### flow/design.v
`timescale 1ns/100ps
module mult(
	input 			clk,				
	input 			rst_n,				
	input 			pipe_flush,				
	input 	[63:0] 	a,				
	input 	[63:0] 	b,				
	output 	[63:0] 	result				
);
	wire [63:0] result_tmp;
	reg [63:0] pipe_reg_0;
	reg [63:0] pipe_reg_1;
	assign result_tmp = a*b;
	assign result = pipe_reg_1;
	always@(posedge clk or negedge rst_n) begin
		if(~rst_n) begin
			pipe_reg_0 <= 0;
			pipe_reg_1 <= 0;
		end
		else if(pipe_flush) begin
			pipe_reg_0 <= 0;
			pipe_reg_1 <= 0;
		end
		else begin
			pipe_reg_0 <= result_tmp;
			pipe_reg_1 <= pipe_reg_0;
		end
	end
endmodule  
`timescale 1ns/100ps
module mult_top(
	input 							clk, 
	input							rst_n,
	input							pipe_flush,
	input 			[32-1:0] 	mcand,
	input 			[32-1:0] 	mplier,
	input 			[4:0]	 		func,
	output logic 	[32-1:0] 	result
);
	localparam [4:0] ALU_ADD    = 5'h00;
	localparam [4:0] ALU_MUL    = 5'h0a;
	localparam [4:0] ALU_MULH   = 5'h0b;
	localparam [4:0] ALU_MULHSU = 5'h0c;
	localparam [4:0] ALU_MULHU  = 5'h0d;
	logic [32-1:0] mcand_in, mplier_in;
    logic signed [32-1:0] signed_mcand_in, signed_mplier_in;
    logic [2*32-1:0] product_out;
	logic signed [2*32-1:0] signed_product_out;
	logic [4:0] func_d0;
	logic [4:0] func_d1;
	assign mcand_in = mcand;
    assign mplier_in = mplier;
    assign signed_mcand_in = mcand;
    assign signed_mplier_in = mplier;
	always@(posedge clk or negedge rst_n) begin 
		if(~rst_n)begin 
			func_d0 <= ALU_ADD;
			func_d1 <= ALU_ADD;
		end
		else if(pipe_flush)begin
			func_d0 <= ALU_ADD;
			func_d1 <= ALU_ADD;
		end
		else begin
			func_d0 <= func;
			func_d1 <= func_d0;
		end
	end
    always_comb begin
        case(func_d1)
            ALU_MUL:	begin
            	result = signed_product_out[32-1:0];
            end    
            ALU_MULH:	begin
            	result = signed_product_out[2*32-1:32];
            end   
            ALU_MULHSU:	begin
            	result = product_out[2*32-1:32];
            end
            ALU_MULHU:	begin
            	result = product_out[2*32-1:32];
            end  
            default:	begin
            	result = 32'hfacebeec;   
            end    
        endcase
    end
	mult u_mult_signed(
		.clk(clk),
		.rst_n(rst_n),
		.pipe_flush(pipe_flush),
		.a({{32{signed_mcand_in[31]}},signed_mcand_in}),
		.b({{32{signed_mplier_in[31]}},signed_mplier_in}),
		.result(signed_product_out)
	);
	mult u_mult_unsigned(
		.clk(clk),
		.rst_n(rst_n),
		.pipe_flush(pipe_flush),
		.a({{32{mcand_in[31] & (func == ALU_MULHSU)}},mcand_in}),
		.b({32'b0,mplier_in}),
		.result(product_out)
	);
endmodule
### flow/run.sh
#!/bin/bash
# the make line also repeats each setting of config.mk as NAME=value (left out here)
make -C /OpenROAD-flow-scripts/flow DESIGN_CONFIG=/design/flow/config.mk WORK_HOME=/design/flow/orfs CLKGATE_MAP_FILE= finish
### flow/config.mk
export PLATFORM = sky130hd
export DESIGN_NAME = mult_top
export DESIGN_NICKNAME = mult_top
export VERILOG_FILES = /design/flow/design.v
export SDC_FILE = /design/flow/constraint.sdc
export NUM_CORES = 4
export LEC_CHECK = 0
export CAP_MARGIN = 20
export CORE_MARGIN = 2
export CORE_UTILIZATION = 72
export PLACE_DENSITY = 0.36
export SETUP_SLACK_MARGIN = 1.84
export SLEW_MARGIN = 20
export TNS_END_PERCENT = 45
### flow/constraint.sdc
create_clock -name core_clock -period 8.06 [get_ports {clk}]
set_input_delay 1.6120 -clock core_clock [delete_from_list [all_inputs] [get_ports {clk}]]
set_output_delay 1.6120 -clock core_clock [all_outputs]
set_load 0.01 [all_outputs]
==> job_summary.md, run 1 <==
### Yosys + OpenROAD results

| Metric | Value |
|---|---|
| Status | `complete, but fails checks` |
| SO Faults | `setup timing` |
| Clock Sinks | `202` |
| Mean post-synth cell area | `9.915 sq um` |
| CP Launch Point | `mplier[12]` |
| Worst Max-Slew Pin Slew | `1116 ps` |
| XOR/XNOR Area Share | `1.537%` |
| Worst Path Max Fanout | `11` |
| Basic Gates by Area | `10.49%` |
| Yosys top cell area share | `57.30%` |
| Port-buffer cells | `103` |
| Post-synthesis instance total | `7,586` |
| Setup violations, final | `76` |
| WHS | `458.8 ps` |
| Max Slew Vio Count | `0` |
| Setup_tns | `-114,030 ps` |
| Top_reg_cell synth | `dfrtp_1` |
| I/O pins | `104` |
| Most numerous cell on the critical path | `fa_1` |
| Antenna violations before repair | `48` |
| Total grt overflow | `0` |
| Placed insts | `10,050` |
| Vias in the first global route | `70,770` |
| Core area | `0.1036 sq mm` |
| Routed vias/inst | `6.455` |
| Most common cell in the synthesized netlist | `inv_1` |
| DRC Markers | `0` |
| Yosys warning total | `2` |
| Post-DP HPWL | `205,900 um` |
| 1st-pass router iterations | `14` |
| Worst path depth | `27` |
| Die area | `0.1071 sq mm` |
| Fill cells | `3,712` |
| Placer Congestion | `1.038` |
| Yosys Chip Area | `0.07522 sq mm` |
| Final Skew | `10.62 ps` |
| Path type of the worst setup path | `in -> reg` |
| CP max stage delay | `1230 ps` |
| Vias | `67,380` |
| Number of max-cap violations | `0` |
| Yosys cell count | `7,586` |
| Worst Path Arrival | `10,650 ps` |
| Final Hold Vio Count | `0` |
| Yosys aoi share | `3.689%` |
| Area growth syn-to-layout | `26.91%` |
| Clock Tree Buf Depth | `3` |
| Worst EP required | `8420 ps` |
| Pre-CTS setup slack | `-2155 ps` |
| Ys flops | `202` |
| Ys async rst share | `100.0%` |
| Total wire length | `317,300 um` |
| CTS tree | `yes` |
| Final std cells w/o fill | `10,440` |
| Synth area leaders | `fa_1 57%, inv_1 12%, dfrtp_1 6.7%, ha_1 6.3%, and2_1 3.9%` |
| Clock slew at reported path FFs | `60 ps` |
| Synthesized Nets | `10,190` |
| Worst Slack Setup Final | `-2235 ps` |
| EDFF count, synth | `0` |
| R2r worst-path depth | `1` |
| Largest net degree at the start of global routing | `149` |
| CP endpoint | `u_mult_unsigned.pipe_reg_0[63]` |
| CP top delay family | `adder cells` |
| Hold path cells | `1` |
| Die Y | `327.2 um` |
| DRT iter0 DRCs | `10,240` |
| Tool warnings | `41` |
| Largest area contributor in the netlist | `fa_1` |
| Die X | `327.2 um` |
| Hold_buf cts | `0` |
| Clk ins delay skew pair | `500 ps` |
| Seq share, synth | `6.720%` |
| Remaining antenna violation count | `0` |
| Final min period | `10,290 ps` |
| RR Startpoint | `u_mult_unsigned.pipe_reg_0[36]` |
| Adder-cell share of the synthesized area | `63.70%` |
| RSZ-0062 raised after global routing | `yes` |
| Hold path start | `u_mult_signed.pipe_reg_0[62]` |
| First-pass GRT wire length | `415,600 um` |
| Root buf cell | `clkbuf_16` |
| FP Rows | `118` |
| Floorplan Utilization | `72.57%` |
| WL/cell | `30.39 um` |
| CTS HTree Levels | `1` |
| Worst path bufs/invs | `8` |
| Main logic family | `adder cells` |
| R2R Setup Slk | `7030 ps` |
| GRT Total Usage | `53.03%` |
| CP endpoint kind | `flop` |
| Critical path launch point type | `primary input` |
| Commonest cells in the netlist | `2,399 x inv_1, 2,153 x fa_1, 695 x nand2_1` |
| Worst Hold Class | `reg -> reg` |
| Mapped Area | `0.07522 sq mm` |
| Netlist cell types | `76` |
| R2r endpoint | `u_mult_unsigned.pipe_reg_1[36]` |
| Slew HR | `25.59%` |
| MUX area fraction | `0.5306%` |
| Max frequency | `97.14 MHz` |
| Fin crit share | `127.7%` |
| Nets@finish | `11,610` |
| CP max stage cell | `fa_1` |
| TritonCTS buffer count | `21` |
| Hold EP | `u_mult_signed.pipe_reg_1[62]` |
==> metrics by stage <==
stage / cell area [sq um] / utilization [%]
final: 95460 / 92.10
after global routing: 95410 / 92.05
after CTS: 93050 / 89.78
after detailed placement: 87990 / 84.90
after global placement: 87990 / 84.90
after floorplan: 76160 / -
==> layer usage <==
layer / vias up / wire [um] / global-route usage [%]
met4: 78 / 39480 / 36.91
met1: 32400 / 91270 / 62.21
met5: - / 2073 / 0.08873
li1: 24330 / - / -
met2: 7358 / 128600 / 79.09
met3: 3220 / 55790 / 23.10
==> repair_timing <==
action | 4_1_cts | 5_1_grt
gates cloned | 30 | 4
pin swaps | 393 | 282
setup buffers | 183 | 87
setup endpoints to repair | 88 | 88
gates resized | 747 | 439
==> final cells by class <==
cell class                 instances  area (sq um)  share of cell area (%)
clock inverter                     8         86.33                 0.09044
antenna                           43         107.6                  0.1127
multi-input combinational       4716         63530                   66.56
tap                             1380          1727                   1.809
inverter                        2400          9032                   9.462
clock buffer                      30         579.3                  0.6069
sequential                       202          5056                   5.297
timing repair buffer            1660         15330                   16.06
==> run 2, diff against run 1 <==
- ABC_AREA: unset -> 1
- CAP_MARGIN: 20 -> 30
- CELL_PAD_IN_SITES_DETAIL_PLACEMENT: unset -> 0
- CELL_PAD_IN_SITES_GLOBAL_PLACEMENT: unset -> 0
- CORE_MARGIN: 2 -> 7
- CORE_UTILIZATION: 72 -> 64
- CTS_CLUSTER_DIAMETER: unset -> 260
- GPL_ROUTABILITY_DRIVEN: unset -> 0
- GPL_TIMING_DRIVEN: unset -> 0
- MAX_ROUTING_LAYER: unset -> met4
- MIN_ROUTING_LAYER: unset -> met2
- PLACE_DENSITY: 0.36 -> unset
- PLACE_DENSITY_LB_ADDON: unset -> 0.21
- SETUP_SLACK_MARGIN: 1.84 -> 2.29
- SLEW_MARGIN: 20 -> 25
- TNS_END_PERCENT: 45 -> 35
- clock period: 8.06 -> 18.0 ns (I/O delays scaled with it)
==> run 2 against run 1 <==
The run now fails in 5_1_grt. Die size rose by 24%. Synthesized cell count rose by 21%. Area after synthesis up 4.3%.
==> job_summary.md, run 2 <==
### Yosys + OpenROAD results

| Metric | Value |
|---|---|
| Status | `did not finish` |
| Failed at | `5_1_grt` |
| Tool Error | `[ERROR GRT-0116] Global routing finished with congestion. Check the congestion regions in the DRC Viewer.` |
| CTS HTree Levels | `1 (unchanged)` |
| Ys async rst share | `100.0% (unchanged)` |
| Yosys Chip Area | `0.07848 sq mm (+4.3%)` |
| Yosys aoi share | `2.867% (-0.82 points)` |
| Commonest cells in the netlist | `3,121 x inv_1, 2,153 x fa_1, 1,722 x nand2_1` |
| Die X | `364.2 um (+11%)` |
| Seq share, synth | `6.441% (-0.28 points)` |
| Yosys warning total | `2 (unchanged)` |
| Mapped Area | `0.07848 sq mm (+4.3%)` |
| Pre-CTS setup slack | `4096 ps (+6251 ps)` |
| Top_reg_cell synth | `dfrtp_1` |
| Main logic family | `adder cells` |
| GRT Total Usage | `87.25%` |
| Port-buffer cells | `39 (-62%)` |
| Clock Tree Buf Depth | `3 (unchanged)` |
| CTS resizes | `0 (-100%)` |
| FP Rows | `128 (+8.5%)` |
| Post-synthesis instance total | `9,151 (+21%)` |
| Synth area leaders | `fa_1 55%, inv_1 15%, nand2_1 8.2%, dfrtp_1 6.4%, ha_1 6.1%` |
| Yosys cell count | `9,151 (+21%)` |
| Core area | `0.1217 sq mm (+17%)` |
| I/O pins | `104 (unchanged)` |
| Die Y | `364.2 um (+11%)` |
| Ys flops | `202 (unchanged)` |
| XOR/XNOR Area Share | `0.7366% (-0.80 points)` |
| Basic Gates by Area | `12.48% (+2.0 points)` |
| Post-CTS setup buffer count | `0 (-100%)` |
| Total grt overflow | `2,618` |
| Root buf cell | `clkbuf_16` |
| Placed insts | `10,850 (+7.9%)` |
| Netlist cell types | `46 (-39%)` |
| Adder-cell share of the synthesized area | `60.99% (-2.7 points)` |
| Yosys top cell area share | `54.92% (-2.4 points)` |
| Largest area contributor in the netlist | `fa_1` |
| Post-DP HPWL | `252,000 um (+22%)` |
| EDFF count, synth | `0 (unchanged)` |
| Synthesized Nets | `11,760 (+15%)` |
| MUX area fraction | `0% (-0.53 points)` |
| Hold_buf cts | `0 (unchanged)` |
| Die area | `0.1326 sq mm (+24%)` |
| Floorplan Utilization | `64.48% (-8.1 points)` |
| Most common cell in the synthesized netlist | `inv_1` |
| TritonCTS buffer count | `16 (-24%)` |
| Mean post-synth cell area | `8.576 sq um (-14%)` |
| Clock Sinks | `202 (unchanged)` |
[run 2: per-layer routing]
| metal | GRT overflow | track usage, % |
|---|---|---|
| met1 | - | - |
| met5 | - | - |
| met2 | 290 | 86.47 |
| met4 | 220 | 72.06 |
| met3 | 2108 | 98.19 |
[run 2: through the flow]
step	utilization, %	area [sq um]
after CTS	67.41	82050
after detailed placement	66.98	81530
after global placement	66.47	80900
after floorplan	-	78480
==> run 3, diff against run 2 <==
- ABC_AREA: 1 -> unset
- CAP_MARGIN: 30 -> 35
- CELL_PAD_IN_SITES_DETAIL_PLACEMENT: 0 -> unset
- CELL_PAD_IN_SITES_GLOBAL_PLACEMENT: 0 -> unset
- CORE_MARGIN: 7 -> 2
- CORE_UTILIZATION: 64 -> 72
- CTS_CLUSTER_DIAMETER: 260 -> unset
- GPL_ROUTABILITY_DRIVEN: 0 -> unset
- GPL_TIMING_DRIVEN: 0 -> unset
- MIN_ROUTING_LAYER: met2 -> unset
- PLACE_DENSITY_LB_ADDON: 0.21 -> 0.01
- SETUP_SLACK_MARGIN: 2.29 -> unset
- SLEW_MARGIN: 25 -> 20
- TNS_END_PERCENT: 35 -> unset
- clock period: 18.0 -> 8.56 ns (I/O delays scaled with it)
==> run 3 against run 2 <==
The flow again stops in 5_1_grt. Die size is 19% lower. Synthesized cell count fell by 17%. Area after synthesis down 4.2%.
==> job_summary.md, run 3 <==
### Yosys + OpenROAD results

| Metric | Value |
|---|---|
| FP Rows | `118 (-7.8%)` |
| Placer Congestion | `1.052` |
| Clock Sinks | `202 (unchanged)` |
| Post-synthesis instance total | `7,586 (-17%)` |
| Post-DP HPWL | `202,000 um (-20%)` |
| Mean post-synth cell area | `9.915 sq um (+16%)` |
| Most common cell in the synthesized netlist | `inv_1` |
| Basic Gates by Area | `10.49% (-2.0 points)` |
| Pre-CTS setup slack | `-1738 ps (-5834 ps)` |
| Total grt overflow | `756` |
| TritonCTS buffer count | `20 (+4)` |
| XOR/XNOR Area Share | `1.537% (+0.80 points)` |
| I/O pins | `104 (unchanged)` |
| Synth area leaders | `fa_1 57%, inv_1 12%, dfrtp_1 6.7%, ha_1 6.3%, and2_1 3.9%` |
| EDFF count, synth | `0 (unchanged)` |
| Status | `did not finish` |
| GRT Total Usage | `75.87%` |
| Core area | `0.1036 sq mm (-15%)` |
| Mapped Area | `0.07522 sq mm (-4.2%)` |
| Failed at | `5_1_grt` |
| Die Y | `327.2 um (-10%)` |
| CTS HTree Levels | `1 (unchanged)` |
| MUX area fraction | `0.5306% (+0.53 points)` |
| Seq share, synth | `6.720% (+0.28 points)` |
| Placed insts | `10,030 (-7.5%)` |
| Tool Error | `[ERROR GRT-0116] Global routing finished with congestion. Check the congestion regions in the DRC Viewer.` |
| Yosys warning total | `2 (unchanged)` |
| Main logic family | `adder cells` |
| Top_reg_cell synth | `dfrtp_1` |
| Root buf cell | `clkbuf_16` |
| Netlist cell types | `76 (+65%)` |
| Adder-cell share of the synthesized area | `63.70% (+2.7 points)` |
| Synthesized Nets | `10,190 (-13%)` |
| Die X | `327.2 um (-10%)` |
| Die area | `0.1071 sq mm (-19%)` |
| Largest area contributor in the netlist | `fa_1` |
| Yosys cell count | `7,586 (-17%)` |
| Ys async rst share | `100.0% (unchanged)` |
| Port-buffer cells | `103 (+160%)` |
| Commonest cells in the netlist | `2,399 x inv_1, 2,153 x fa_1, 695 x nand2_1` |
| Yosys aoi share | `3.689% (+0.82 points)` |
| Clock Tree Buf Depth | `3 (unchanged)` |
| Yosys Chip Area | `0.07522 sq mm (-4.2%)` |
| Yosys top cell area share | `57.30% (+2.4 points)` |
| Floorplan Utilization | `72.57% (+8.1 points)` |
| Ys flops | `202 (unchanged)` |
## run 3: metal layers
layer | global-route usage [%] | GRT overflow
met5 | - | -
met4 | 69.18 | 251
met3 | 56.41 | 51
met2 | 92.66 | 413
met1 | 76.91 | 41
## run 3: repair_timing
item / in CTS
hold buffers: 0
gates resized: 959
pin swaps: 349
setup buffers: 221
setup endpoints to repair: 67
cloned: 33
## run 3: stage by stage
| stage | hold WS (ps) | util (%) | cell area, sq um |
|---|---|---|---|
| after floorplan | 438.5 | - | 75790 |
| after detailed placement | 447.2 | 84.64 | 87720 |
| after CTS | 460.1 | 90.46 | 93760 |
| after global placement | 442.1 | 84.59 | 87670 |
==> run 4, diff against run 3 <==
- CAP_MARGIN: 35 -> 20
- CELL_PAD_IN_SITES_GLOBAL_PLACEMENT: unset -> 0
- CORE_ASPECT_RATIO: unset -> 0.89
- CORE_UTILIZATION: 72 -> 50
- GPL_ROUTABILITY_DRIVEN: unset -> 0
- GPL_TIMING_DRIVEN: unset -> 0
- MAX_ROUTING_LAYER: met4 -> met5
- MIN_ROUTING_LAYER: unset -> met2
- PLACE_DENSITY_LB_ADDON: 0.01 -> 0.29
- SETUP_SLACK_MARGIN: unset -> 2.2
- SLEW_MARGIN: 20 -> 10
- clock period: 8.56 -> 10.0 ns (I/O delays scaled with it)
==> run 4 against run 3 <==
Area after synthesis unchanged. Die size increased by 43%. Synthesized cell count is the same. The run again fails in 5_1_grt.
==> job_summary.md, run 4 <==
### Yosys + OpenROAD results

| Metric | Value |
|---|---|
| Status | `did not finish` |
| Failed at | `5_1_grt` |
| Tool Error | `[ERROR GRT-0116] Global routing finished with congestion. Check the congestion regions in the DRC Viewer.` |
| TritonCTS buffer count | `21 (+5.0%)` |
| Largest area contributor in the netlist | `fa_1` |
| Port-buffer cells | `100 (-2.9%)` |
| Pre-CTS setup slack | `-3451 ps (-1713 ps)` |
| Die X | `415.1 um (+27%)` |
| Floorplan Utilization | `50.24% (-22 points)` |
| EDFF count, synth | `0 (unchanged)` |
| Total grt overflow | `457` |
| Basic Gates by Area | `10.49% (unchanged)` |
| Post-DP HPWL | `239,100 um (+18%)` |
| Mapped Area | `0.07522 sq mm (unchanged)` |
| Netlist cell types | `76 (unchanged)` |
| XOR/XNOR Area Share | `1.537% (unchanged)` |
| Yosys warning total | `2 (unchanged)` |
| Die Y | `369.9 um (+13%)` |
| I/O pins | `104 (unchanged)` |
| Most common cell in the synthesized netlist | `inv_1` |
| Synth area leaders | `fa_1 57%, inv_1 12%, dfrtp_1 6.7%, ha_1 6.3%, and2_1 3.9%` |
| MUX area fraction | `0.5306% (unchanged)` |
| Yosys top cell area share | `57.30% (unchanged)` |
| Post-synthesis instance total | `7,586 (unchanged)` |
| Yosys cell count | `7,586 (unchanged)` |
| FP Rows | `134 (+14%)` |
| Mean post-synth cell area | `9.915 sq um (unchanged)` |
| Core area | `0.1497 sq mm (+44%)` |
| Top_reg_cell synth | `dfrtp_1` |
| GRT Total Usage | `71.66%` |
| Yosys aoi share | `3.689% (unchanged)` |
| Die area | `0.1536 sq mm (+43%)` |
| Synthesized Nets | `10,190 (unchanged)` |
| Ys async rst share | `100.0% (unchanged)` |
| Commonest cells in the netlist | `2,399 x inv_1, 2,153 x fa_1, 695 x nand2_1` |
| Root buf cell | `clkbuf_16` |
| Ys flops | `202 (unchanged)` |
| Adder-cell share of the synthesized area | `63.70% (unchanged)` |
| Clock Sinks | `202 (unchanged)` |
| Clock Tree Buf Depth | `3 (unchanged)` |
| Hold_buf cts | `0 (unchanged)` |
| CTS HTree Levels | `1 (unchanged)` |
| Main logic family | `adder cells` |
| Yosys Chip Area | `0.07522 sq mm (unchanged)` |
| Seq share, synth | `6.720% (unchanged)` |
| Placed Instance Area | `0.08051 sq mm (-8.2%)` |
## run 4: layer usage
layer | global-route usage (%) | GRT overflow
met1 | - | -
met2 | 75.50 | 67
met3 | 79.51 | 293
met4 | 54.12 | 36
met5 | 53.84 | 61
## run 4: repair_timing
item                       4_1_cts
setup endpoints to repair       87
setup buffers                   58
pin swaps                       73
resized                        788
## run 4: stage by stage
stage                     std cells  TNS (ps)
after floorplan                7586         0
after CTS                      9775         0
after global placement         9658   -334090
after detailed placement       9684   -110890
==> run 5, diff against run 4 <==
- CELL_PAD_IN_SITES_GLOBAL_PLACEMENT: 0 -> unset
- CORE_ASPECT_RATIO: 0.89 -> unset
- CORE_UTILIZATION: 50 -> 72
- GPL_ROUTABILITY_DRIVEN: 0 -> unset
- GPL_TIMING_DRIVEN: 0 -> unset
- MAX_ROUTING_LAYER: met5 -> met4
- MIN_ROUTING_LAYER: met2 -> unset
- PLACE_DENSITY_LB_ADDON: 0.29 -> 0.01
- SETUP_SLACK_MARGIN: 2.2 -> unset
- SLEW_MARGIN: 10 -> 20
- clock period: 10.0 -> 10.3 ns (I/O delays scaled with it)
==> run 5 against run 4 <==
Now clean on timing, DRC and antenna. Synthesized cell count did not move. Die size decreased by 30%. Area after synthesis unchanged.
==> job_summary.md, run 5 <==
### Yosys + OpenROAD results

| Metric | Value |
|---|---|
| Status | `timing/DRC/antenna clean` |
| Routed vias/inst | `5.553` |
| Worst Path Max Fanout | `15` |
| Vias | `51,980` |
| Largest net degree at the start of global routing | `129` |
| Netlist cell types | `76 (unchanged)` |
| WHS | `459.1 ps` |
| Area growth syn-to-layout | `9.665%` |
| EDFF count, synth | `0 (unchanged)` |
| Worst EP required | `10,640 ps` |
| Hold path cells | `1` |
| R2r worst-path depth | `1` |
| Ys flops | `202 (unchanged)` |
| Setup violations, final | `0` |
| Core area | `0.1036 sq mm (-31%)` |
| Synth area leaders | `fa_1 57%, inv_1 12%, dfrtp_1 6.7%, ha_1 6.3%, and2_1 3.9%` |
| Critical path launch point type | `primary input` |
| TritonCTS buffer count | `19 (-9.5%)` |
| Final Hold Vio Count | `0` |
| Clk ins delay skew pair | `490 ps` |
| Remaining antenna violation count | `0` |
| WL/cell | `21.55 um` |
| CP top delay family | `adder cells` |
| Number of max-cap violations | `0` |
| Root buf cell | `clkbuf_16` |
| XOR/XNOR Area Share | `1.537% (unchanged)` |
| Clock Sinks | `202 (unchanged)` |
| FP Rows | `118 (-12%)` |
| Largest area contributor in the netlist | `fa_1` |
| CTS HTree Levels | `1 (unchanged)` |
| Worst Max-Slew Pin Slew | `981.8 ps` |
| Post-DP HPWL | `179,800 um (-25%)` |
| Die Y | `327.2 um (-12%)` |
| Placer Congestion | `0.9909` |
| Yosys Chip Area | `0.07522 sq mm (unchanged)` |
| Placed insts | `9,326 (-3.7%)` |
| Max frequency | `99.53 MHz` |
| Die area | `0.1071 sq mm (-30%)` |
| First-pass GRT wire length | `327,000 um` |
| Total grt overflow | `0` |
| Top_reg_cell synth | `dfrtp_1` |
| CP endpoint kind | `flop` |
| Vias in the first global route | `59,780` |
| Final std cells w/o fill | `9,360` |
| MUX area fraction | `0.5306% (unchanged)` |
| Mean post-synth cell area | `9.915 sq um (unchanged)` |
| Slew HR | `34.55%` |
| 1st-pass router iterations | `5` |
| Yosys aoi share | `3.689% (unchanged)` |
| Worst Hold Class | `reg -> reg` |
| R2R Setup Slk | `9430 ps` |
| Die X | `327.2 um (-21%)` |
| Floorplan Utilization | `72.57% (+22 points)` |
| CP Launch Point | `mcand[16]` |
| Antenna violations before repair | `1` |
| I/O pins | `104 (unchanged)` |
| Ys async rst share | `100.0% (unchanged)` |
| Seq share, synth | `6.720% (unchanged)` |
| Yosys cell count | `7,586 (unchanged)` |
| DRT iter0 DRCs | `3,767` |
| Basic Gates by Area | `10.49% (unchanged)` |
| Adder-cell share of the synthesized area | `63.70% (unchanged)` |
| Total wire length | `201,700 um` |
| Max Slew Vio Count | `0` |
| Synthesized Nets | `10,190 (unchanged)` |
| Final Skew | `17.03 ps` |
| Fin crit share | `97.55%` |
| RR Startpoint | `u_mult_signed.pipe_reg_0[27]` |
| Yosys top cell area share | `57.30% (unchanged)` |
| Clock Tree Buf Depth | `3 (unchanged)` |
| Hold path start | `u_mult_signed.pipe_reg_0[3]` |
| Mapped Area | `0.07522 sq mm (unchanged)` |
| Commonest cells in the netlist | `2,399 x inv_1, 2,153 x fa_1, 695 x nand2_1` |
| Main logic family | `adder cells` |
| Worst path bufs/invs | `10` |
| Worst path depth | `29` |
| Nets@finish | `10,570` |
| Final min period | `10,050 ps` |
| Fill cells | `6,726` |
| R2r endpoint | `u_mult_signed.pipe_reg_1[27]` |
| Most common cell in the synthesized netlist | `inv_1` |
| DRC Markers | `0` |
| CP endpoint | `u_mult_unsigned.pipe_reg_0[61]` |
| Worst Path Arrival | `10,390 ps` |
| Most numerous cell on the critical path | `fa_1` |
| Post-CTS setup buffer count | `0 (-100%)` |
| Path type of the worst setup path | `in -> reg` |
| Yosys warning total | `2 (unchanged)` |
| Clock slew at reported path FFs | `70 ps` |
| Setup_tns | `0 ps` |
| Post-synthesis instance total | `7,586 (unchanged)` |
| CP max stage delay | `550 ps` |
| Port-buffer cells | `103 (+3.0%)` |
| Hold EP | `u_mult_signed.pipe_reg_1[3]` |
| CP max stage cell | `fa_1` |
| CTS tree | `yes` |
| GRT Total Usage | `41.78%` |
| RSZ-0062 raised after global routing | `no` |
| Tool warnings | `33` |
run 5: area by class of cell:
| class | instances | area, sq um | area share, % |
|---|---|---|---|
| Sequential cell | 202 | 5055 | 6.128 |
| Multi-Input combinational cell | 4716 | 60180 | 72.95 |
| Tap cell | 1380 | 1727 | 2.093 |
| Clock inverter | 11 | 192.7 | 0.2336 |
| Inverter | 2400 | 9009 | 10.92 |
| Timing Repair Buffer | 628 | 5827 | 7.064 |
| Clock buffer | 22 | 496.7 | 0.6022 |
| Antenna cell | 1 | 2.502 | 0.003034 |
run 5: stage by stage:
step	utilization [%]	instance area (sq um)	setup slack, ps
after floorplan	-	75220	108.0
after global placement	78.90	81770	-127.4
after detailed placement	78.90	81770	-266.9
after CTS	79.56	82460	220.1
after global routing	79.59	82490	3.195
final	79.59	82490	252.5
run 5: metal layers:
| layer | share of wire [%] | up-vias | global-route usage [%] |
|---|---|---|---|
| met3 | 7.6 | 629 | 5.880 |
| met4 | 5.8 | 0 | 18.22 |
| li1 | - | 22210 | - |
| met5 | 0 | - | - |
| met2 | 50 | 2184 | 68.10 |
| met1 | 37 | 26950 | 53.09 |
run 5: timing repair:
| action | in CTS | in global routing |
|---|---|---|
| endpoints found under the setup margin | 0 | 8 |
| hold buffers | 0 | 0 |
| resized | 0 | 8 |
==> run 6, diff against run 5 <==
- CELL_PAD_IN_SITES_GLOBAL_PLACEMENT: unset -> 1
- CORE_ASPECT_RATIO: unset -> 0.58
- CORE_MARGIN: 2 -> 7
- CORE_UTILIZATION: 72 -> 44
- GPL_ROUTABILITY_DRIVEN: unset -> 0
- HOLD_SLACK_MARGIN: unset -> 0.16
- MAX_ROUTING_LAYER: met4 -> unset
- PLACE_DENSITY_LB_ADDON: 0.01 -> 0.09
- clock period: 10.3 -> 17.0 ns (I/O delays scaled with it)
==> run 6 against run 5 <==
Still clean. Register-to-register slack better by 6600 ps. Critical path depth down 2. Die size up 71%. Synthesized cell count unchanged. First-iteration DRC count up 12%. Utilization down 33 points. Final area down 3.6%. Non-clock buffer count down 433. Worst hold slack worse by 4.3 ps. Count of clock-buffer cells in the layout up 1. Critical path type unchanged. Critical endpoint is now u_mult_signed.pipe_reg_0[63].
==> job_summary.md, run 6 <==
### Yosys + OpenROAD results

| Metric | Value |
|---|---|
| Status | `timing/DRC/antenna clean` |
| CP endpoint | `u_mult_signed.pipe_reg_0[63]` |
| Seq share, synth | `6.720% (unchanged)` |
| Ys async rst share | `100.0% (unchanged)` |
| Post-DP HPWL | `216,600 um (+20%)` |
| Die area | `0.1832 sq mm (+71%)` |
| Largest net degree at the start of global routing | `84 (-35%)` |
| Worst path bufs/invs | `7 (-3)` |
| Max Slew Vio Count | `0 (unchanged)` |
| CP max stage delay | `1290 ps (+740 ps)` |
| Hold_buf cts | `0 (unchanged)` |
| R2r worst-path depth | `1 (unchanged)` |
| Remaining antenna violation count | `0 (unchanged)` |
| Area growth syn-to-layout | `5.692%` |
| Yosys top cell area share | `57.30% (unchanged)` |
| DRC Markers | `0 (unchanged)` |
| Fin crit share | `76.15% (-21 points)` |
| Total wire length | `247,400 um (+23%)` |
| Main logic family | `adder cells` |
| Hold EP | `u_mult_signed.pipe_reg_1[35]` |
| Final Skew | `9.446 ps (-7.581 ps)` |
| Total grt overflow | `0 (unchanged)` |
| Core area | `0.1696 sq mm (+64%)` |
| Slew HR | `20.64% (-14 points)` |
| Worst Path Max Fanout | `33 (+18)` |
| Number of max-cap violations | `0 (unchanged)` |
| CP max stage cell | `fa_1` |
| DRT iter0 DRCs | `4,234 (+12%)` |
| CP Launch Point | `mplier[9]` |
| Placed insts | `9,794 (+5.0%)` |
| Final min period | `12,950 ps` |
| CP endpoint kind | `flop` |
| GRT Total Usage | `27.76% (-14 points)` |
| Vias | `49,970 (-3.9%)` |
| Post-CTS setup buffer count | `0 (unchanged)` |
| Root buf cell | `clkbuf_16` |
| Critical path launch point type | `primary input` |
| Adder-cell share of the synthesized area | `63.70% (unchanged)` |
| Max frequency | `77.25 MHz` |
| Worst Path Arrival | `13,370 ps (+2980 ps)` |
| CTS tree | `yes` |
| CTS resizes | `0 (unchanged)` |
| Yosys warning total | `2 (unchanged)` |
| Top_reg_cell synth | `dfrtp_1` |
| Nets@finish | `10,140 (-4.1%)` |
| Largest area contributor in the netlist | `fa_1` |
| Yosys aoi share | `3.689% (unchanged)` |
| Hold path cells | `1 (unchanged)` |
| Ys flops | `202 (unchanged)` |
| RSZ-0062 raised after global routing | `no` |
| Clock Tree Buf Depth | `3 (unchanged)` |
| Clock slew at reported path FFs | `70 ps (about the same)` |
| Most numerous cell on the critical path | `fa_1` |
| Final std cells w/o fill | `9,834 (+5.1%)` |
| Synthesized Nets | `10,190 (unchanged)` |
| Setup_tns | `0 ps (unchanged)` |
| Floorplan Utilization | `44.34% (-28 points)` |
| Clk ins delay skew pair | `510 ps (+20 ps)` |
| MUX area fraction | `0.5306% (unchanged)` |
| Yosys cell count | `7,586 (unchanged)` |
| Commonest cells in the netlist | `2,399 x inv_1, 2,153 x fa_1, 695 x nand2_1` |
| Most common cell in the synthesized netlist | `inv_1` |
| Netlist cell types | `76 (unchanged)` |
| R2r endpoint | `u_mult_signed.pipe_reg_1[39]` |
| RR Startpoint | `u_mult_signed.pipe_reg_0[39]` |
| Final Hold Vio Count | `0 (unchanged)` |
| Die Y | `328.9 um (+0.51%)` |
| Worst Max-Slew Pin Slew | `1160 ps (+178.6 ps)` |
| TritonCTS buffer count | `20 (+1)` |
| I/O pins | `104 (unchanged)` |
| WL/cell | `25.16 um (+17%)` |
| Post-synthesis instance total | `7,586 (unchanged)` |
| EDFF count, synth | `0 (unchanged)` |
| First-pass GRT wire length | `374,400 um (+14%)` |
| Tool warnings | `29 (-12%)` |
| Vias in the first global route | `54,840 (-8.3%)` |
| Basic Gates by Area | `10.49% (unchanged)` |
| Mapped Area | `0.07522 sq mm (unchanged)` |
| Worst EP required | `17,420 ps (+6780 ps)` |
| CP top delay family | `adder cells` |
| XOR/XNOR Area Share | `1.537% (unchanged)` |
| Worst path depth | `27 (-6.9%)` |
| 1st-pass router iterations | `6 (+1)` |
| Port-buffer cells | `103 (unchanged)` |
| Clock Sinks | `202 (unchanged)` |
| Fill cells | `16,300 (+140%)` |
| Hold path start | `u_mult_signed.pipe_reg_0[35]` |
| Worst Hold Class | `reg -> reg` |
| Path type of the worst setup path | `in -> reg` |
| CTS HTree Levels | `1 (unchanged)` |
| Antenna violations before repair | `16 (+15)` |
| Mean post-synth cell area | `9.915 sq um (unchanged)` |
| Final core utilization | `46.86% (-33 points)` |
| Die X | `556.9 um (+70%)` |
| Synth area leaders | `fa_1 57%, inv_1 12%, dfrtp_1 6.7%, ha_1 6.3%, and2_1 3.9%` |
| R2R Setup Slk | `16,030 ps (+6600 ps)` |
| Yosys Chip Area | `0.07522 sq mm (unchanged)` |
| FP Rows | `115 (-2.5%)` |
| Setup violations, final | `0 (unchanged)` |
| Routed vias/inst | `5.082 (-8.5%)` |
[run 6: per-stage QoR]
stage	setup slack [ps]	instance area (sq um)	hold slack, ps
2_1_floorplan	5468	75220	438.5
3_5_place_dp	3708	78790	447.5
4_1_cts	4173	79490	463.1
6_report	4055	79500	454.8
5_1_grt	3748	79490	473.9
3_3_place_gp	3706	78790	444.0
[run 6: cell type report]
type | count | area (sq um) | area share [%]
clock inverter | 13 | 160.2 | 0.2015
multi-input combinational | 4716 | 60160 | 75.67
inverter | 2400 | 9009 | 11.33
tap | 2281 | 2854 | 3.590
timing repair buffer | 195 | 1718 | 2.161
sequential | 202 | 5056 | 6.360
antenna | 4 | 10.01 | 0.01259
clock buffer | 23 | 533.0 | 0.6705
[run 6: metal layers]
metal	part of all wire, %	GRT usage (%)	vias up	wire length, um
li1	-	-	21390	-
met1	53	48.67	26530	132200
met2	33	31.82	1982	82100
met3	13	10.65	72	31990
met4	0.46	1.390	2	1139
met5	0.0053	0	-	13
==> run 7, diff against run 6 <==
- CELL_PAD_IN_SITES_GLOBAL_PLACEMENT: 1 -> 0
- CORE_ASPECT_RATIO: 0.58 -> 0.89
- CORE_MARGIN: 7 -> 2
- CORE_UTILIZATION: 44 -> 50
- GPL_TIMING_DRIVEN: unset -> 0
- HOLD_SLACK_MARGIN: 0.16 -> unset
- MAX_ROUTING_LAYER: unset -> met4
- MIN_ROUTING_LAYER: unset -> met2
- PLACE_DENSITY_LB_ADDON: 0.09 -> 0.29
- SETUP_SLACK_MARGIN: unset -> 0.37
- SLEW_MARGIN: 20 -> 10
- clock period: 17.0 -> 8.49 ns (I/O delays scaled with it)
==> run 7 against run 6 <==
The run now fails in 5_1_grt. Die size shrank 16%. Synthesized cell count is the same. Area after synthesis is the same.
==> job_summary.md, run 7 <==
### Yosys + OpenROAD results

| Metric | Value |
|---|---|
| Status | `did not finish` |
| Failed at | `5_1_grt` |
| Tool Error | `[ERROR GRT-0116] Global routing finished with congestion. Check the congestion regions in the DRC Viewer.` |
| XOR/XNOR Area Share | `1.537% (unchanged)` |
| Mapped Area | `0.07522 sq mm (unchanged)` |
| Most common cell in the synthesized netlist | `inv_1` |
| CTS HTree Levels | `1 (unchanged)` |
| Yosys Chip Area | `0.07522 sq mm (unchanged)` |
| Yosys warning total | `2 (unchanged)` |
| Clock Sinks | `202 (unchanged)` |
| Ys flops | `202 (unchanged)` |
| TritonCTS buffer count | `21 (+5.0%)` |
| Yosys top cell area share | `57.30% (unchanged)` |
| Clock Tree Buf Depth | `3 (unchanged)` |
| Floorplan Utilization | `50.24% (+5.9 points)` |
| Post-synthesis instance total | `7,586 (unchanged)` |
| Main logic family | `adder cells` |
| Yosys aoi share | `3.689% (unchanged)` |
| Seq share, synth | `6.720% (unchanged)` |
| Die X | `415.1 um (-25%)` |
| MUX area fraction | `0.5306% (unchanged)` |
| Basic Gates by Area | `10.49% (unchanged)` |
| Post-DP HPWL | `237,900 um (+9.9%)` |
| Netlist cell types | `76 (unchanged)` |
| Synth area leaders | `fa_1 57%, inv_1 12%, dfrtp_1 6.7%, ha_1 6.3%, and2_1 3.9%` |
| Die Y | `369.9 um (+12%)` |
| Core area | `0.1497 sq mm (-12%)` |
| Placed insts | `9,689 (-1.1%)` |
| Hold_buf cts | `0 (unchanged)` |
| GRT Total Usage | `76.04%` |
| Synthesized Nets | `10,190 (unchanged)` |
| I/O pins | `104 (unchanged)` |
| Top_reg_cell synth | `dfrtp_1` |
| Die area | `0.1536 sq mm (-16%)` |
| EDFF count, synth | `0 (unchanged)` |
| Port-buffer cells | `100 (-2.9%)` |
| Root buf cell | `clkbuf_16` |
| Ys async rst share | `100.0% (unchanged)` |
| FP Rows | `134 (+17%)` |
| Commonest cells in the netlist | `2,399 x inv_1, 2,153 x fa_1, 695 x nand2_1` |
| Yosys cell count | `7,586 (unchanged)` |
| Adder-cell share of the synthesized area | `63.70% (unchanged)` |
| Largest area contributor in the netlist | `fa_1` |
| Total grt overflow | `1,954` |
| Mean post-synth cell area | `9.915 sq um (unchanged)` |
-- run 7: what timing repair did --
action / 4_1_cts
pin swaps: 209
gates resized: 1301
setup buffers: 148
endpoints found under the setup margin: 85
cloned: 3
-- run 7: metrics by stage --
stage | hold WS (ps) | setup TNS (ps) | cell area (sq um) | setup slack [ps]
after CTS | 463.8 | -21180 | 86080 | -1181
after detailed placement | 449.7 | -209360 | 80180 | -4485
after global placement | 445.2 | -689590 | 79720 | -4737
after floorplan | 438.5 | -5978 | 76250 | -646.7
-- run 7: metal layers --
| metal | global-route usage [%] | overflow |
|---|---|---|
| met3 | 84.21 | 1531 |
| met5 | - | - |
| met4 | 57.38 | 159 |
| met1 | - | - |
| met2 | 78.30 | 264 |
==> run 8, diff against run 7 <==
- CELL_PAD_IN_SITES_GLOBAL_PLACEMENT: 0 -> unset
- CORE_ASPECT_RATIO: 0.89 -> unset
- CORE_UTILIZATION: 50 -> 72
- CTS_CLUSTER_DIAMETER: unset -> 376
- CTS_CLUSTER_SIZE: unset -> 98
- GPL_ROUTABILITY_DRIVEN: 0 -> unset
- GPL_TIMING_DRIVEN: 0 -> unset
- MAX_ROUTING_LAYER: met4 -> unset
- MIN_ROUTING_LAYER: met2 -> unset
- PLACE_DENSITY: unset -> 0.39
- PLACE_DENSITY_LB_ADDON: 0.29 -> unset
- SETUP_SLACK_MARGIN: 0.37 -> -0.39
- SLEW_MARGIN: 10 -> 20
- clock period: 8.49 -> 3.98 ns (I/O delays scaled with it)
==> run 8 against run 7 <==
The run again fails in 5_1_grt. Die size fell by 30%. Synthesized cell count did not move. Area after synthesis did not move.
==> job_summary.md, run 8 <==
### Yosys + OpenROAD results

| Metric | Value |
|---|---|
| Main logic family | `adder cells` |
| CTS HTree Levels | `1 (unchanged)` |
| Die area | `0.1071 sq mm (-30%)` |
| Clock Tree Buf Depth | `3 (unchanged)` |
| MUX area fraction | `0.5306% (unchanged)` |
| Ys flops | `202 (unchanged)` |
| Yosys top cell area share | `57.30% (unchanged)` |
| Placer Congestion | `1.038` |
| Status | `did not finish` |
| Yosys Chip Area | `0.07522 sq mm (unchanged)` |
| Hold_buf cts | `0 (unchanged)` |
| Synth area leaders | `fa_1 57%, inv_1 12%, dfrtp_1 6.7%, ha_1 6.3%, and2_1 3.9%` |
| Top_reg_cell synth | `dfrtp_1` |
| Failed at | `5_1_grt` |
| Netlist cell types | `76 (unchanged)` |
| Post-synthesis instance total | `7,586 (unchanged)` |
| Ys async rst share | `100.0% (unchanged)` |
| Port-buffer cells | `103 (+3.0%)` |
| Die Y | `327.2 um (-12%)` |
| Placed Instance Area | `0.08923 sq mm (+11%)` |
| Mean post-synth cell area | `9.915 sq um (unchanged)` |
| Yosys cell count | `7,586 (unchanged)` |
| Total grt overflow | `101` |
| Adder-cell share of the synthesized area | `63.70% (unchanged)` |
| Core area | `0.1036 sq mm (-31%)` |
| Basic Gates by Area | `10.49% (unchanged)` |
| Largest area contributor in the netlist | `fa_1` |
| Root buf cell | `clkbuf_16` |
| Die X | `327.2 um (-21%)` |
| TritonCTS buffer count | `6 (-71%)` |
| Mapped Area | `0.07522 sq mm (unchanged)` |
| Post-DP HPWL | `211,600 um (-11%)` |
| EDFF count, synth | `0 (unchanged)` |
| I/O pins | `104 (unchanged)` |
| Seq share, synth | `6.720% (unchanged)` |
| XOR/XNOR Area Share | `1.537% (unchanged)` |
| Synthesized Nets | `10,190 (unchanged)` |
| Yosys warning total | `2 (unchanged)` |
| Commonest cells in the netlist | `2,399 x inv_1, 2,153 x fa_1, 695 x nand2_1` |
| GRT Total Usage | `68.07%` |
| Most common cell in the synthesized netlist | `inv_1` |
| Tool Error | `[ERROR GRT-0232] Routing congestion too high. Check the congestion heatmap in the GUI.` |
| Floorplan Utilization | `72.57% (+22 points)` |
| Yosys aoi share | `3.689% (unchanged)` |
| FP Rows | `118 (-12%)` |
| Clock Sinks | `202 (unchanged)` |
==> run 8: routing by layer <==
| metal | GRT overflow | GRT usage (%) |
|---|---|---|
| met2 | 52 | 91.06 |
| met3 | 0 | 46.22 |
| met4 | 49 | 68.93 |
| met5 | 0 | 15.48 |
| met1 | 0 | 66.82 |
==> run 8: stage by stage <==
stage          instances  setup WS (ps)  utilization [%]
2_1_floorplan       7586          -4255                -
3_3_place_gp       10100          -5054            86.09
3_5_place_dp       10100          -5228            86.09
4_1_cts            10240          -4342            89.40
==> run 8: what timing repair did <==
item / CTS
setup endpoints to repair: 91
endpoints found under the hold margin: 0
pin swaps: 351
gates cloned: 18
resized: 733
buffers inserted: 137
==> run 9, diff against run 8 <==
- CAP_MARGIN: 20 -> 40
- CTS_CLUSTER_DIAMETER: 376 -> unset
- CTS_CLUSTER_SIZE: 98 -> unset
- PLACE_DENSITY: 0.39 -> unset
- SETUP_SLACK_MARGIN: -0.39 -> unset
- TNS_END_PERCENT: unset -> 45
- clock period: 3.98 -> 7.34 ns (I/O delays scaled with it)
==> run 9 against run 8 <==
The flow again stops in 5_1_grt. Area after synthesis unchanged. Die size unchanged. Synthesized cell count unchanged.
==> job_summary.md, run 9 <==
### Yosys + OpenROAD results

| Metric | Value |
|---|---|
| Basic Gates by Area | `10.49% (unchanged)` |
| Die area | `0.1071 sq mm (unchanged)` |
| Ys async rst share | `100.0% (unchanged)` |
| Adder-cell share of the synthesized area | `63.70% (unchanged)` |
| Seq share, synth | `6.720% (unchanged)` |
| Pre-CTS setup slack | `-2498 ps (+2730 ps)` |
| Die X | `327.2 um (unchanged)` |
| Synthesized Nets | `10,190 (unchanged)` |
| Status | `did not finish` |
| Clock Sinks | `202 (unchanged)` |
| Root buf cell | `clkbuf_16` |
| Hold_buf cts | `0 (unchanged)` |
| Core area | `0.1036 sq mm (unchanged)` |
| Placed Instance Area | `0.08805 sq mm (-1.3%)` |
| Die Y | `327.2 um (unchanged)` |
| Largest area contributor in the netlist | `fa_1` |
| I/O pins | `104 (unchanged)` |
| Mapped Area | `0.07522 sq mm (unchanged)` |
| Failed at | `5_1_grt` |
| Total grt overflow | `810` |
| Netlist cell types | `76 (unchanged)` |
| XOR/XNOR Area Share | `1.537% (unchanged)` |
| Port-buffer cells | `103 (unchanged)` |
| Clock Tree Buf Depth | `3 (unchanged)` |
| Top_reg_cell synth | `dfrtp_1` |
| Yosys warning total | `2 (unchanged)` |
| CTS HTree Levels | `1 (unchanged)` |
| Tool Error | `[ERROR GRT-0232] Routing congestion too high. Check the congestion heatmap in the GUI.` |
| MUX area fraction | `0.5306% (unchanged)` |
| Mean post-synth cell area | `9.915 sq um (unchanged)` |
| Yosys top cell area share | `57.30% (unchanged)` |
| Placer Congestion | `0.9708 (-6.5%)` |
| GRT Total Usage | `80.76%` |
| Yosys cell count | `7,586 (unchanged)` |
| Main logic family | `adder cells` |
| Post-DP HPWL | `193,500 um (-8.5%)` |
| EDFF count, synth | `0 (unchanged)` |
| FP Rows | `118 (unchanged)` |
| TritonCTS buffer count | `19 (+13)` |
| Synth area leaders | `fa_1 57%, inv_1 12%, dfrtp_1 6.7%, ha_1 6.3%, and2_1 3.9%` |
| Post-synthesis instance total | `7,586 (unchanged)` |
| Yosys Chip Area | `0.07522 sq mm (unchanged)` |
| Most common cell in the synthesized netlist | `inv_1` |
| Commonest cells in the netlist | `2,399 x inv_1, 2,153 x fa_1, 695 x nand2_1` |
| Yosys aoi share | `3.689% (unchanged)` |
| Ys flops | `202 (unchanged)` |
| Floorplan Utilization | `72.57% (unchanged)` |
run 9: repair_timing:
action | CTS
pin swaps | 414
setup buffers | 199
gates cloned | 42
setup endpoints to repair | 83
resized | 887
run 9: layer usage:
metal,GRT usage (%),overflow
met1,82.16,110
met2,94.70,415
met3,68.83,87
met4,73.73,191
met5,50.89,7
run 9: per-stage QoR:
stage          hold WS (ps)  instances  TNS, ps  utilization (%)
2_1_floorplan         438.5       7586   -50320                -
3_3_place_gp          441.1      10040  -145160            84.91
3_5_place_dp          448.0      10050  -152290            84.95
4_1_cts               462.5      10300   -69380            90.53
==> run 10, diff against run 9 <==
- ABC_AREA: unset -> 1
- CAP_MARGIN: 40 -> 30
- CELL_PAD_IN_SITES_DETAIL_PLACEMENT: unset -> 2
- CELL_PAD_IN_SITES_GLOBAL_PLACEMENT: unset -> 1
- CORE_MARGIN: 2 -> 6
- CORE_UTILIZATION: 72 -> 42
- CTS_CLUSTER_DIAMETER: unset -> 260
- GPL_ROUTABILITY_DRIVEN: unset -> 0
- GPL_TIMING_DRIVEN: unset -> 1
- PLACE_DENSITY_LB_ADDON: unset -> 0.21
- SETUP_SLACK_MARGIN: unset -> 2.29
- TNS_END_PERCENT: 45 -> 35
- clock period: 7.34 -> 18.0 ns (I/O delays scaled with it)
==> run 10 against run 9 <==
The run now finishes clean. Area after synthesis increased by 4.3%. Synthesized cell count increased by 21%. Die size increased by 84%.
==> job_summary.md, run 10 <==
### Yosys + OpenROAD results

| Metric | Value |
|---|---|
| Status | `timing/DRC/antenna clean` |
| CP endpoint | `u_mult_unsigned.pipe_reg_0[56]` |
| Max Slew Vio Count | `0` |
| Yosys aoi share | `2.867% (-0.82 points)` |
| Main logic family | `adder cells` |
| Final core utilization | `44.65%` |
| Final Skew | `11.94 ps` |
| RR Startpoint | `u_mult_unsigned.pipe_reg_0[36]` |
| Post-synthesis instance total | `9,151 (+21%)` |
| Hold path cells | `2` |
| Final min period | `12,810 ps` |
| Worst Path Arrival | `13,280 ps` |
| Final std cells w/o fill | `11,570` |
| Antenna violations before repair | `5` |
| Largest area contributor in the netlist | `fa_1` |
| Final Hold Vio Count | `0` |
| GRT Total Usage | `34.39%` |
| Netlist cell types | `46 (-39%)` |
| Setup_tns | `0 ps` |
| Routed vias/inst | `5.339` |
| Path type of the worst setup path | `in -> reg` |
| Die area | `0.1974 sq mm (+84%)` |
| Worst Path Max Fanout | `34` |
| Remaining antenna violation count | `0` |
| Mean post-synth cell area | `8.576 sq um (-14%)` |
| Hold EP | `u_mult_signed.pipe_reg_1[34]` |
| Top_reg_cell synth | `dfrtp_1` |
| Seq share, synth | `6.441% (-0.28 points)` |
| CTS HTree Levels | `1 (unchanged)` |
| Slew HR | `30.77%` |
| RSZ-0062 raised after global routing | `no` |
| R2r endpoint | `u_mult_unsigned.pipe_reg_1[36]` |
| Synthesized Nets | `11,760 (+15%)` |
| Basic Gates by Area | `12.48% (+2.0 points)` |
| Worst path bufs/invs | `8` |
| Critical path launch point type | `primary input` |
| Die Y | `444.3 um (+36%)` |
| WL/cell | `29.19 um` |
| FP Rows | `158 (+34%)` |
| R2R Setup Slk | `17,130 ps` |
| CP Launch Point | `mcand[31]` |
| Placed insts | `11,520 (+15%)` |
| Ys async rst share | `100.0% (unchanged)` |
| CP max stage delay | `930 ps` |
| DRC Markers | `0` |
| First-pass GRT wire length | `505,300 um` |
| CTS resizes | `0 (-100%)` |
| MUX area fraction | `0% (-0.53 points)` |
| Hold_buf cts | `0 (unchanged)` |
| Floorplan Utilization | `42.32% (-30 points)` |
| Worst Hold Class | `reg -> reg` |
| Area growth syn-to-layout | `5.510%` |
| CP top delay family | `adder cells` |
| Core area | `0.1854 sq mm (+79%)` |
| Clk ins delay skew pair | `550 ps` |
| Nets@finish | `11,670` |
| Yosys Chip Area | `0.07848 sq mm (+4.3%)` |
| Ys flops | `202 (unchanged)` |
| Post-CTS setup buffer count | `0 (-100%)` |
| Yosys top cell area share | `54.92% (-2.4 points)` |
| Fill cells | `20,720` |
| DRT iter0 DRCs | `3,690` |
| Synth area leaders | `fa_1 55%, inv_1 15%, nand2_1 8.2%, dfrtp_1 6.4%, ha_1 6.1%` |
| Largest net degree at the start of global routing | `73` |
| XOR/XNOR Area Share | `0.7366% (-0.80 points)` |
| Tool warnings | `29` |
| EDFF count, synth | `0 (unchanged)` |
| Worst Max-Slew Pin Slew | `1038 ps` |
| R2r worst-path depth | `2` |
| Port-buffer cells | `103 (unchanged)` |
| Number of max-cap violations | `0` |
| Hold path start | `u_mult_signed.pipe_reg_0[34]` |
| Mapped Area | `0.07848 sq mm (+4.3%)` |
| Most common cell in the synthesized netlist | `inv_1` |
| Max frequency | `78.05 MHz` |
| Root buf cell | `clkbuf_16` |
| Setup violations, final | `0` |
| Fin crit share | `71.18%` |
| Post-DP HPWL | `298,000 um (+54%)` |
| I/O pins | `104 (unchanged)` |
| Yosys warning total | `2 (unchanged)` |
| 1st-pass router iterations | `5` |
| Clock slew at reported path FFs | `70 ps` |
| Adder-cell share of the synthesized area | `60.99% (-2.7 points)` |
| Commonest cells in the netlist | `3,121 x inv_1, 2,153 x fa_1, 1,722 x nand2_1` |
| Vias | `61,750` |
| Yosys cell count | `9,151 (+21%)` |
| Die X | `444.3 um (+36%)` |
| Total wire length | `337,700 um` |
| Total grt overflow | `0` |
| Worst EP required | `18,460 ps` |
| Clock Tree Buf Depth | `3 (unchanged)` |
| WHS | `458.7 ps` |
| TritonCTS buffer count | `23 (+4)` |
| CTS tree | `yes` |
| CP endpoint kind | `flop` |
| Vias in the first global route | `78,630` |
| Clock Sinks | `202 (unchanged)` |
| Worst path depth | `31` |
| CP max stage cell | `fa_1` |
==> run 10: through the flow <==
step | area (sq um) | setup WS (ps)
final | 82800 | 5188
after global routing | 82800 | 4986
after CTS | 82740 | 5132
after detailed placement | 81990 | 4556
after global placement | 81930 | 5139
after floorplan | 78480 | 6809
==> run 10: area by class of cell <==
cell class	count	area [sq um]	area share (%)
clock buffers	28	604.3	0.7298
flip-flops and latches	202	5055	6.105
well taps	2480	3103	3.747
clock inverters	14	143.9	0.1738
diodes	4	10.01	0.01209
multi-input cells	5507	60500	73.06
repair buffers	188	1593	1.924
inverters	3143	11800	14.25
==> run 10: routing by layer <==
| metal | share of wire [%] | vias to the layer above | global-route usage (%) |
|---|---|---|---|
| li1 | - | 25020 | - |
| met4 | 8.0 | 2 | 21.46 |
| met3 | 4.6 | 1177 | 4.455 |
| met1 | 35 | 33280 | 38.04 |
| met5 | 0.0012 | - | 0 |
| met2 | 52 | 2273 | 62.60 |
==> run 11, diff against run 10 <==
- ABC_AREA: 1 -> unset
- CELL_PAD_IN_SITES_DETAIL_PLACEMENT: 2 -> 0
- CELL_PAD_IN_SITES_GLOBAL_PLACEMENT: 1 -> 0
- CORE_UTILIZATION: 42 -> 71
- GPL_ROUTABILITY_DRIVEN: 0 -> unset
- PLACE_DENSITY_LB_ADDON: 0.21 -> 0.03
- SETUP_SLACK_MARGIN: 2.29 -> unset
- TNS_END_PERCENT: 35 -> 50
- clock period: 18.0 -> 8.71 ns (I/O delays scaled with it)
==> run 11 against run 10 <==
The run now fails in 5_1_grt. Die size down 42%. Area after synthesis down 4.2%. Synthesized cell count down 17%.
==> job_summary.md, run 11 <==
### Yosys + OpenROAD results

| Metric | Value |
|---|---|
| Die X | `337.5 um (-24%)` |
| Adder-cell share of the synthesized area | `63.70% (+2.7 points)` |
| Root buf cell | `clkbuf_16` |
| Main logic family | `adder cells` |
| Top_reg_cell synth | `dfrtp_1` |
| Core area | `0.1042 sq mm (-44%)` |
| Seq share, synth | `6.720% (+0.28 points)` |
| FP Rows | `118 (-25%)` |
| Synthesized Nets | `10,190 (-13%)` |
| Post-DP HPWL | `191,000 um (-36%)` |
| Post-synthesis instance total | `7,586 (-17%)` |
| Failed at | `5_1_grt` |
| Clock Tree Buf Depth | `3 (unchanged)` |
| Mean post-synth cell area | `9.915 sq um (+16%)` |
| Clock Sinks | `202 (unchanged)` |
| Placed insts | `9,941 (-14%)` |
| I/O pins | `104 (unchanged)` |
| TritonCTS buffer count | `19 (-17%)` |
| Die area | `0.1139 sq mm (-42%)` |
| Yosys warning total | `2 (unchanged)` |
| Floorplan Utilization | `72.16% (+30 points)` |
| Synth area leaders | `fa_1 57%, inv_1 12%, dfrtp_1 6.7%, ha_1 6.3%, and2_1 3.9%` |
| Yosys cell count | `7,586 (-17%)` |
| Yosys top cell area share | `57.30% (+2.4 points)` |
| Yosys aoi share | `3.689% (+0.82 points)` |
| MUX area fraction | `0.5306% (+0.53 points)` |
| Largest area contributor in the netlist | `fa_1` |
| Netlist cell types | `76 (+65%)` |
| Ys async rst share | `100.0% (unchanged)` |
| Yosys Chip Area | `0.07522 sq mm (-4.2%)` |
| Basic Gates by Area | `10.49% (-2.0 points)` |
| EDFF count, synth | `0 (unchanged)` |
| Placed Instance Area | `0.08694 sq mm (+6.0%)` |
| XOR/XNOR Area Share | `1.537% (+0.80 points)` |
| Status | `did not finish` |
| Placer Congestion | `0.9816` |
| Most common cell in the synthesized netlist | `inv_1` |
| CTS HTree Levels | `1 (unchanged)` |
| Commonest cells in the netlist | `2,399 x inv_1, 2,153 x fa_1, 695 x nand2_1` |
| Ys flops | `202 (unchanged)` |
| Die Y | `337.5 um (-24%)` |
| Port-buffer cells | `103 (unchanged)` |
| Mapped Area | `0.07522 sq mm (-4.2%)` |
-- run 11: what timing repair did --
action                     CTS
pin swaps                  324
hold buffers                 0
resized                    799
setup endpoints to repair   62
buffers inserted           156
cloned                      45
-- run 11: through the flow --
stage	setup WS (ps)
floorplan	-470.8
global placement	-1187
detailed placement	-1303
CTS	-342.3
==> run 12, diff against run 11 <==
- ABC_AREA: unset -> 1
- CAP_MARGIN: 30 -> 0
- CORE_MARGIN: 6 -> 7
- CORE_UTILIZATION: 71 -> 64
- GPL_ROUTABILITY_DRIVEN: unset -> 0
- MAX_ROUTING_LAYER: unset -> met4
- MIN_ROUTING_LAYER: unset -> met1
- PLACE_DENSITY_LB_ADDON: 0.03 -> 0.21
- SETUP_SLACK_MARGIN: unset -> 2.29
- SLEW_MARGIN: 20 -> 25
- TNS_END_PERCENT: 50 -> 35
- clock period: 8.71 -> 18.0 ns (I/O delays scaled with it)
==> run 12 against run 11 <==
The run now finishes clean. Synthesized cell count grew 21%. Die size increased by 16%. Area after synthesis grew 4.3%.
==> job_summary.md, run 12 <==
### Yosys + OpenROAD results

| Metric | Value |
|---|---|
| Nets@finish | `11,660` |
| CTS HTree Levels | `1 (unchanged)` |
| Post-synthesis instance total | `9,151 (+21%)` |
| Netlist cell types | `46 (-39%)` |
| Ys async rst share | `100.0% (unchanged)` |
| Routed vias/inst | `5.458` |
| Fin crit share | `70.12%` |
| Hold path cells | `2` |
| R2r endpoint | `u_mult_unsigned.pipe_reg_1[32]` |
| Clk ins delay skew pair | `540 ps` |
| Antenna violations before repair | `1` |
| Clock slew at reported path FFs | `60 ps` |
| Root buf cell | `clkbuf_16` |
| CP max stage delay | `920 ps` |
| R2r worst-path depth | `2` |
| DRC Markers | `0` |
| Largest net degree at the start of global routing | `85` |
| Hold_buf cts | `0 (unchanged)` |
| Floorplan Utilization | `64.48% (-7.7 points)` |
| Status | `timing/DRC/antenna clean` |
| Area growth syn-to-layout | `4.222%` |
| Max frequency | `79.23 MHz` |
| Post-CTS setup buffer count | `0 (-100%)` |
| 1st-pass router iterations | `6` |
| Most numerous cell on the critical path | `fa_1` |
| CP endpoint kind | `flop` |
| First-pass GRT wire length | `356,500 um` |
| WHS | `453.3 ps` |
| Worst Hold Class | `reg -> reg` |
| RSZ-0062 raised after global routing | `no` |
| Slew HR | `30.85%` |
| Path type of the worst setup path | `in -> reg` |
| Yosys aoi share | `2.867% (-0.82 points)` |
| Most common cell in the synthesized netlist | `inv_1` |
| Total grt overflow | `0` |
| CTS resizes | `0 (-100%)` |
| Yosys Chip Area | `0.07848 sq mm (+4.3%)` |
| Setup_tns | `0 ps` |
| XOR/XNOR Area Share | `0.7366% (-0.80 points)` |
| Worst Path Arrival | `13,050 ps` |
| Worst path bufs/invs | `10` |
| Cell area after layout | `0.08179 sq mm` |
| Die area | `0.1326 sq mm (+16%)` |
| MUX area fraction | `0% (-0.53 points)` |
| Worst Path Max Fanout | `34` |
| Yosys warning total | `2 (unchanged)` |
| Final min period | `12,620 ps` |
| Synth area leaders | `fa_1 55%, inv_1 15%, nand2_1 8.2%, dfrtp_1 6.4%, ha_1 6.1%` |
| Mean post-synth cell area | `8.576 sq um (-14%)` |
| Largest area contributor in the netlist | `fa_1` |
| Worst Slack Setup Final | `5379 ps` |
| Die Y | `364.2 um (+7.9%)` |
| RR Startpoint | `u_mult_unsigned.pipe_reg_0[32]` |
| Remaining antenna violation count | `0` |
| Ys flops | `202 (unchanged)` |
| WL/cell | `20.76 um` |
| Die X | `364.2 um (+7.9%)` |
| Total wire length | `222,100 um` |
| TritonCTS buffer count | `23 (+4)` |
| Setup violations, final | `0` |
| CTS tree | `yes` |
| Final Skew | `15.19 ps` |
| Top_reg_cell synth | `dfrtp_1` |
| Mapped Area | `0.07848 sq mm (+4.3%)` |
| DRT iter0 DRCs | `5,280` |
| Core area | `0.1217 sq mm (+17%)` |
| Worst Max-Slew Pin Slew | `1036 ps` |
| Final Hold Vio Count | `0` |
| FP Rows | `128 (+8.5%)` |
| Port-buffer cells | `103 (unchanged)` |
| Synthesized Nets | `11,760 (+15%)` |
| I/O pins | `104 (unchanged)` |
| Tool warnings | `29` |
| Clock Sinks | `202 (unchanged)` |
| Yosys cell count | `9,151 (+21%)` |
| Clock Tree Buf Depth | `3 (unchanged)` |
| Vias | `58,400` |
| Post-DP HPWL | `191,200 um (+0.13%)` |
| Seq share, synth | `6.441% (-0.28 points)` |
| CP max stage cell | `fa_1` |
| Number of max-cap violations | `0` |
| Critical path launch point type | `primary input` |
| Pre-CTS setup slack | `4901 ps (+6204 ps)` |
| Worst path depth | `32` |
| Basic Gates by Area | `12.48% (+2.0 points)` |
| Worst EP required | `18,430 ps` |
| Max Slew Vio Count | `0` |
| Hold EP | `u_mult_signed.pipe_reg_1[63]` |
| CP Launch Point | `mcand[31]` |
| EDFF count, synth | `0 (unchanged)` |
| Placed Instance Area | `0.08099 sq mm (-6.9%)` |
| Main logic family | `adder cells` |
| CP top delay family | `adder cells` |
| Commonest cells in the netlist | `3,121 x inv_1, 2,153 x fa_1, 1,722 x nand2_1` |
| Adder-cell share of the synthesized area | `60.99% (-2.7 points)` |
| Yosys top cell area share | `54.92% (-2.4 points)` |
| GRT Total Usage | `35.84%` |
| Vias in the first global route | `64,990` |
| R2R Setup Slk | `17,080 ps` |
| CP endpoint | `u_mult_unsigned.pipe_reg_0[63]` |
| Hold path start | `u_mult_signed.pipe_reg_0[63]` |
-- run 12: final cells by class --
class                           count  area [sq um]
Antenna cell                        1         2.502
Clock buffer                       30         651.9
Clock inverter                     11         151.4
Fill cell                        9907         39920
Inverter                         3143         11800
Multi-Input combinational cell   5507         60500
Sequential cell                   202          5055
Tap cell                         1625          2033
Timing Repair Buffer              180          1605
-- run 12: per-stage QoR --
stage	std cells	util (%)
2_1_floorplan	9151	-
3_3_place_gp	10660	66.54
3_5_place_dp	10660	66.54
4_1_cts	10700	67.20
5_1_grt	10700	67.20
6_report	10700	67.20
-- run 12: per-layer routing --
layer / track usage [%] / wire [um] / up-vias
met1: 44.98 / 81470 / 29410
met4: 17.49 / 14980 / 0
li1: - / - / 25060
met2: 57.27 / 104500 / 3124
met3: 6.003 / 21130 / 814
met5: - / 0 / -
